Setup of onyx:
// bf16_unit
module bf16_unit
# (parameter G = 6) (
    input  clk,
    input  reset,
    input  [15:0] in1,
    input  [15:0] in2,
    input  [15:0] in3,
    input  [15:0] in4,
    input  [15:0] in5,
    input  [15:0] in6,
    input  [15:0] in7,
    input  [15:0] in8,
    input  [15:0] in9,
    input  [15:0] in10,
    input  [15:0] in11,
    input  [15:0] in12,
    input  [15:0] in13,
    input  [15:0] in14,
    input  [15:0] in15,
    input  [15:0] in16,
    input  [15:0] in17,
    input  [15:0] in18,
    input  [4:0] funct5,
    output wire [15:0] result
);
For scale: about 19000 cells after synthesis, roughly 170000 um2 of cells after synthesis.
export LEC_CHECK = 0
export CAP_MARGIN = 20
export CELL_PAD_IN_SITES_DETAIL_PLACEMENT = 1
export CELL_PAD_IN_SITES_GLOBAL_PLACEMENT = 2
export CORE_MARGIN = 2
export CORE_UTILIZATION = 40
export GPL_ROUTABILITY_DRIVEN = 0
export MIN_ROUTING_LAYER = met2
export PLACE_DENSITY_LB_ADDON = 0.12
export SETUP_SLACK_MARGIN = -0.19
export SLEW_MARGIN = 20
create_clock -name core_clock -period 11.7 [get_ports {clk}]
run.sh (not shown) runs the stock make flow with config.mk's settings and CLKGATE_MAP_FILE=.
--- input diff onyx..fjord ---
- clearing GPL_ROUTABILITY_DRIVEN, which used to be 0
- putting PLACE_DENSITY at 0.6 where nothing was set
- clearing CELL_PAD_IN_SITES_GLOBAL_PLACEMENT, which used to be 2
- clearing SETUP_SLACK_MARGIN, which used to be -0.19
- clearing CELL_PAD_IN_SITES_DETAIL_PLACEMENT, which used to be 1
- clearing MIN_ROUTING_LAYER, which used to be met2
- clearing PLACE_DENSITY_LB_ADDON, which used to be 0.12
- swapping 40 for 72 in CORE_UTILIZATION
- putting CTS_CLUSTER_SIZE at 14 where nothing was set
- swapping 11.7 for 5.1 in the clock period (ns, I/O delays scaled along)
Notes after the runs:
Looking at internal power contribution, fjord sits 24000 uW higher than onyx does.
Taking onyx as the reference, in fjord sequential power now sits higher; cell area now sits lower.
fjord -> stages 100% | layout checks FAIL | setup timing
Here is what was changed in the inputs of juniper compared with fjord.
- PLACE_DENSITY no longer set, was 0.6
- CORE_UTILIZATION now 71, was 72
- the clock period (ns, I/O delays scaled along) now 5.92, was 5.1
Findings:
- juniper was carried through to the last stage, and its layout satisfied the timing, design-rule and antenna checks.
- juniper reports a higher die outline area than fjord does.
- [compare] base=fjord new=juniper: number of search-and-repair iterations in the first detailed-routing pass lost 3; number of antenna violations at the first check in global routing saw a decrease; final-report setup violation count now sits lower; area occupied by multi-input gates level; wire length of the first global-routing pass shrank by about 2.5%.
- Power dissipated by switching net loads in juniper is about 14% below fjord.
- Of the two values seen for last element of the critical path, result[12] was produced by fjord and result[10] by juniper.
- juniper consumes less power than fjord does.
- Against fjord, routed wire length in juniper fell by a few percent.
- juniper vs. fjord: met1 usage in global routing went up by 0.99 points.
Inputs modified between juniper and willow:
- CAP_MARGIN changed from 20 to 35
- PLACE_DENSITY_LB_ADDON newly set to 0.29
- CORE_UTILIZATION changed from 71 to 72
- the clock period (ns, I/O delays scaled along) changed from 5.92 to 4.8
--- outcome ---
- Although willow finished all stages, its layout failed final checks on antenna rules, setup timing.
- Portion of total power attributed to sequential cells ends up higher on juniper.
- Compared with juniper, in willow power increased about 24%; proportion of total power due to net switching saw an increase; clock network area share saw little to no change; non-clock buffer count now larger.
Setup changes, willow to tundra
- PLACE_DENSITY: unset -> 0.6
- CAP_MARGIN: 35 -> 20
- CTS_CLUSTER_SIZE: 14 -> unset
- CORE_UTILIZATION: 72 -> 70
- PLACE_DENSITY_LB_ADDON: 0.29 -> unset
- the clock period (ns, I/O delays scaled along): 4.8 -> 6.24
Findings:
- willow and tundra: one clean run, tundra; the rest did not finish clean.
- | willow | all stages done | FAIL | antenna rules, setup timing |
- Of willow and tundra, the lower worst ir drop on vdd belongs to tundra.
- tundra vs willow — share of the clock period used by the worst path dropped 16 points.
- The via count reported for tundra is lower than the one for willow.
- Reported for willow and tundra, number of logic gates turned out identical to the last digit.
- Cell count: willow vs tundra, no meaningful difference
- tundra ended up with a lower non-clock buffer count in the final layout than willow did.
- From willow to tundra the numbers moved as follows: number of well taps shows an increase of 4.1%, area of the die shows an increase of 2.8%.

* * *

## wip/pepper
bf16_unit again, from the RTL that the note above started with.
make LEC_CHECK=0 ABC_AREA=0 CAP_MARGIN=40 CORE_MARGIN=2 CORE_UTILIZATION=72 CTS_CLUSTER_DIAMETER=350 CTS_CLUSTER_SIZE=14 PLACE_DENSITY_LB_ADDON=0.07 SLEW_MARGIN=20 TNS_END_PERCENT=5 finish   # period 4.26 ns
wip/pepper finished all stages; however, its layout fails the closing checks, the failures being negative setup slack.
Here is what was changed in the inputs of wip/quartz compared with wip/pepper.
==> flow/config.mk <==
export PLATFORM = sky130hd
export DESIGN_NAME = bf16_unit
export DESIGN_NICKNAME = bf16_unit
export VERILOG_FILES = /design/flow/design.v
export SDC_FILE = /design/flow/constraint.sdc
export NUM_CORES = 4
export LEC_CHECK = 0
export CAP_MARGIN = 20
export CORE_MARGIN = 2
export CORE_UTILIZATION = 72
export CTS_CLUSTER_DIAMETER = 260
export PLACE_DENSITY = 0.6
export SLEW_MARGIN = 20
==> flow/constraint.sdc <==
create_clock -name core_clock -period 6.18 [get_ports {clk}]
set_input_delay 1.2360 -clock core_clock [delete_from_list [all_inputs] [get_ports {clk}]]
set_output_delay 1.2360 -clock core_clock [all_outputs]
set_load 0.01 [all_outputs]
--- outcome ---
- Across wip/pepper and wip/quartz, a clean result was obtained everywhere but in wip/pepper.
- Complete run, failing final checks: wip/pepper, reason negative setup slack.
- Required time at the worst-slack endpoint, wip/pepper and wip/quartz: higher on wip/quartz
- From wip/pepper to wip/quartz the numbers moved as follows: clock skew decreased by 0.014 ns relative to the old numbers; critical path depth decreased by 2 relative to the old numbers; static leakage decreased by about 1.4% relative to the old numbers; routed wire length closely matched the old numbers.
- wip/quartz reports its capture point of the critical path as result[4] while wip/pepper reports result[14].
diff inputs: wip/quartz => wip/zinc
--- a/flow/config.mk
+++ b/flow/config.mk
@@ -8,6 +8,5 @@
 export CAP_MARGIN = 20
 export CORE_MARGIN = 2
-export CORE_UTILIZATION = 72
-export CTS_CLUSTER_DIAMETER = 260
+export CORE_UTILIZATION = 70
 export PLACE_DENSITY = 0.6
 export SLEW_MARGIN = 20
==> flow/constraint.sdc <==
create_clock -name core_clock -period 6.22 [get_ports {clk}]
set_input_delay 1.2440 -clock core_clock [delete_from_list [all_inputs] [get_ports {clk}]]
set_output_delay 1.2440 -clock core_clock [all_outputs]
set_load 0.01 [all_outputs]
==> results <==
- wip/quartz finished every step from synthesis to the final layout, and the layout passed the timing, design-rule and antenna checks.
- The flow did not stop early for wip/zinc: all stages ran, and the layout cleared the timing, design-rule and antenna checks.
- Compare wip/zinc and wip/quartz | worst hold-check slack lower: wip/quartz
- Summary — number of clock buffer instances in the layout, wip/zinc relative to wip/quartz: lower, by 18.
- Comparing wip/zinc with wip/quartz, the cell area came out essentially unchanged.
Input changes introduced in wip/indigo (baseline for comparison: wip/zinc):
--- a/flow/config.mk
+++ b/flow/config.mk
@@ -8,5 +8,5 @@
 export CAP_MARGIN = 20
 export CORE_MARGIN = 2
-export CORE_UTILIZATION = 70
+export CORE_UTILIZATION = 9
 export PLACE_DENSITY = 0.6
 export SLEW_MARGIN = 20
==> flow/constraint.sdc <==
create_clock -name core_clock -period 11.4 [get_ports {clk}]
set_input_delay 2.2800 -clock core_clock [delete_from_list [all_inputs] [get_ports {clk}]]
set_output_delay 2.2800 -clock core_clock [all_outputs]
set_load 0.01 [all_outputs]
### Flow results
- Delta (wip/indigo minus wip/zinc): net switching power lower; final area saw an increase; non-clock buffer count -about 3.2%; leakage power total went up by about 0.4%; power share of the clock group increased 1.9 points.
- In wip/indigo, power is lower than in wip/zinc.
- Number of global-route vias before repair: wip/zinc and wip/indigo compared, higher one is wip/zinc
- wip/indigo: cell resize tally after clock tree synthesis 5 below wip/zinc
- met2 wire length for wip/indigo: 22% up relative to wip/zinc
Power figures rest on the tool's default switching activity, not on a simulated workload.
